north:
## axi_dfm_v1_0
module axi_dfm_v1_0(
    input logic s_axi_aclk,
    input logic s_axi_aresetn,
    input  logic [31:0] s_axi_awaddr,
    input  logic        s_axi_awvalid,
    output logic        s_axi_awready,
    input  logic [31:0] s_axi_wdata,
    input  logic        s_axi_wvalid,
    output logic        s_axi_wready,
    output logic s_axi_bvalid,
    input  logic s_axi_bready,
    input  logic [31:0] s_axi_araddr,
    input  logic        s_axi_arvalid,
    output logic        s_axi_arready,
    output logic [31:0] s_axi_rdata,
    output logic        s_axi_rvalid,
    input  logic        s_axi_rready,
    input  logic signal_in,
    output logic signal_done
);
Size in the first run: about 2500 cells after synthesis, about 570 flip-flops, roughly 0.027 mm2 of cells after synthesis.
export LEC_CHECK = 0
export ABC_AREA = 0
export CAP_MARGIN = 20
export CELL_PAD_IN_SITES_DETAIL_PLACEMENT = 0
export CORE_ASPECT_RATIO = 0.63
export CORE_MARGIN = 2
export CORE_UTILIZATION = 40
export CTS_CLUSTER_SIZE = 83
export PLACE_DENSITY_LB_ADDON = 0.05
export SETUP_SLACK_MARGIN = 1.28
export SLEW_MARGIN = 20
create_clock -name core_clock -period 4.61 [get_ports {s_axi_aclk}]
run.sh (not shown) runs the stock make flow with config.mk's settings and CLKGATE_MAP_FILE=.
Looking at the reports, north completed the entire flow and the layout it produced met the timing, design-rule and antenna checks.
For south, these inputs were changed with respect to north:
- ABC_AREA removed (was 0)
- CELL_PAD_IN_SITES_DETAIL_PLACEMENT removed (was 0)
- PLACE_DENSITY newly set to 0.6
- PLACE_DENSITY_LB_ADDON removed (was 0.05)
- CTS_CLUSTER_SIZE removed (was 83)
- SETUP_SLACK_MARGIN removed (was 1.28)
- CORE_ASPECT_RATIO removed (was 0.63)
- the clock period (ns, I/O delays scaled along) changed from 4.61 to 5.0
Findings:
- north -> south: area figure in the yosys stat output delta 0, exact match
- north reports its start point of the critical path as s_axi_rready while south reports s_axi_bready.
- Delay of the slowest cell on the worst path of south is on par with north.
- Power, south and north, lower one = south.
- Compared with north, south shows a combinational share of power that is 1.1 points lower.
- Comparing south with north, the fraction of the cycle the final worst path needs came out essentially unchanged.
- The relative max-transition margin on south is in line with that on north.
- Against north, south comes in about 6% lower on clock power.
Modified inputs, east compared to south
- a change of CORE_UTILIZATION from 40 to 51
- a change of the clock period (ns, I/O delays scaled along) from 5.0 to 3.55
## What came out
What south reported for count of clock-buffer cells in the layout has to be multiplied by 1.08 to get the figure for east.
Relative to south, via count of the first global-routing pass has decreased by 545 in east.
east finished all stages; the layout is clean.
Number of antenna violations at the first check in global routing is lower on east
Diff south -> east | cell count of the worst reg-to-reg path | decrease of 2
south has a higher pre-CTS worst setup slack than east.
--- input diff east..west ---
- CTS_CLUSTER_DIAMETER: unset -> 386
- ABC_AREA: unset -> 1
- CORE_UTILIZATION: 51 -> 72
- the clock period (ns, I/O delays scaled along): 3.55 -> 2.0
[summary]
Delta(wire length of the first global-routing pass, west - east) > 0. Between east and west, wire length increased. Looking at highest metal layer with signal wires, the met5 result is from west; the met4 one comes from east. Summary of west over east: hold path depth went up 3, non-clock buffer total of the final layout now larger.

========
Starting RTL as in the previous note.
Settings: LEC_CHECK=0, CAP_MARGIN=20, CORE_MARGIN=2, CORE_UTILIZATION=40, PLACE_DENSITY=0.6, SLEW_MARGIN=20; clock period 3.55 ns.
The first run ran to the end with no violations.
Rerun with:
clock period = 5.03 ns   (was 3.55 ns; I/O delays follow)
Outcome: The new run ran to the end with no violations. Power came out lower by about 30%. Count of clock-buffer cells in the layout came out lower by 2. Die area is unchanged. Routed wire length came out higher by 1.4%.
Rerun with:
CTS_CLUSTER_DIAMETER = 113   (was unset)
GPL_ROUTABILITY_DRIVEN = 1   (was unset)
SLEW_MARGIN = 35   (was 20)
clock period = 3.2 ns   (was 5.03 ns; I/O delays follow)
Non-clock buffer count increases by 26.
Cell count increases by 0.58%.
Wire length stays the same.
Power increases by 55%.
Area after synthesis stays the same.
Cell area stays flat.
Via count increases by 0.32%.
Global-route usage increases by 0.13 points.
Rerun with:
ABC_AREA = 1   (was unset)
CAP_MARGIN = 35   (was 20)
CELL_PAD_IN_SITES_GLOBAL_PLACEMENT = 2   (was unset)
CORE_ASPECT_RATIO = 1.65   (was unset)
CTS_CLUSTER_DIAMETER = 55   (was 113)
CTS_CLUSTER_SIZE = 22   (was unset)
GPL_TIMING_DRIVEN = 0   (was unset)
MAX_ROUTING_LAYER = met4   (was unset)
TNS_END_PERCENT = 70   (was unset)
Result: Setup slack improves by 130 ps; global-route usage came out higher by 6.8 points; sequential share of layout area came out lower by 1.9 points; design area came out higher by 4.4%; cell count came out higher by 38%; core utilization came out lower by 0.26 points; hold slack degrades by 320 ps; maximum frequency came out higher by 4.4%.
Rerun with:
ABC_AREA = unset   (was 1)
CORE_ASPECT_RATIO = unset   (was 1.65)
CTS_CLUSTER_DIAMETER = 113   (was 55)
Power went up by about a fifth.
Worst setup slack degrades by 91 ps.
Design area came out lower by a few percent.
Hold slack degrades by 25 ps.
Routed wire length came out lower by about a fifth.
Non-clock buffer count grows by 16.
Sequential share of layout area rose by 3.2 points.
Fmax goes down by a few percent.
Rerun with:
CAP_MARGIN = 0   (was 35)
CELL_PAD_IN_SITES_GLOBAL_PLACEMENT = unset   (was 2)
CORE_UTILIZATION = 39   (was 40)
CTS_CLUSTER_DIAMETER = unset   (was 113)
CTS_CLUSTER_SIZE = unset   (was 22)
GPL_ROUTABILITY_DRIVEN = unset   (was 1)
GPL_TIMING_DRIVEN = unset   (was 0)
MAX_ROUTING_LAYER = unset   (was met4)
PLACE_DENSITY = unset   (was 0.6)
SLEW_MARGIN = 0   (was 35)
TNS_END_PERCENT = 20   (was 70)
clock period = 5.0 ns   (was 3.2 ns; I/O delays follow)
=>
- cell area rose slightly
- power fell by a quarter to a third
- wire length fell by roughly a tenth
- critical path depth is unchanged
- sequential cell count stays the same
- clock power rose by a little under a tenth
- via count fell slightly
- clock skew stays flat
- sequential power fell by a quarter to a third
- combinational power fell by well over a third
Power is estimated from default activity; no workload was simulated.
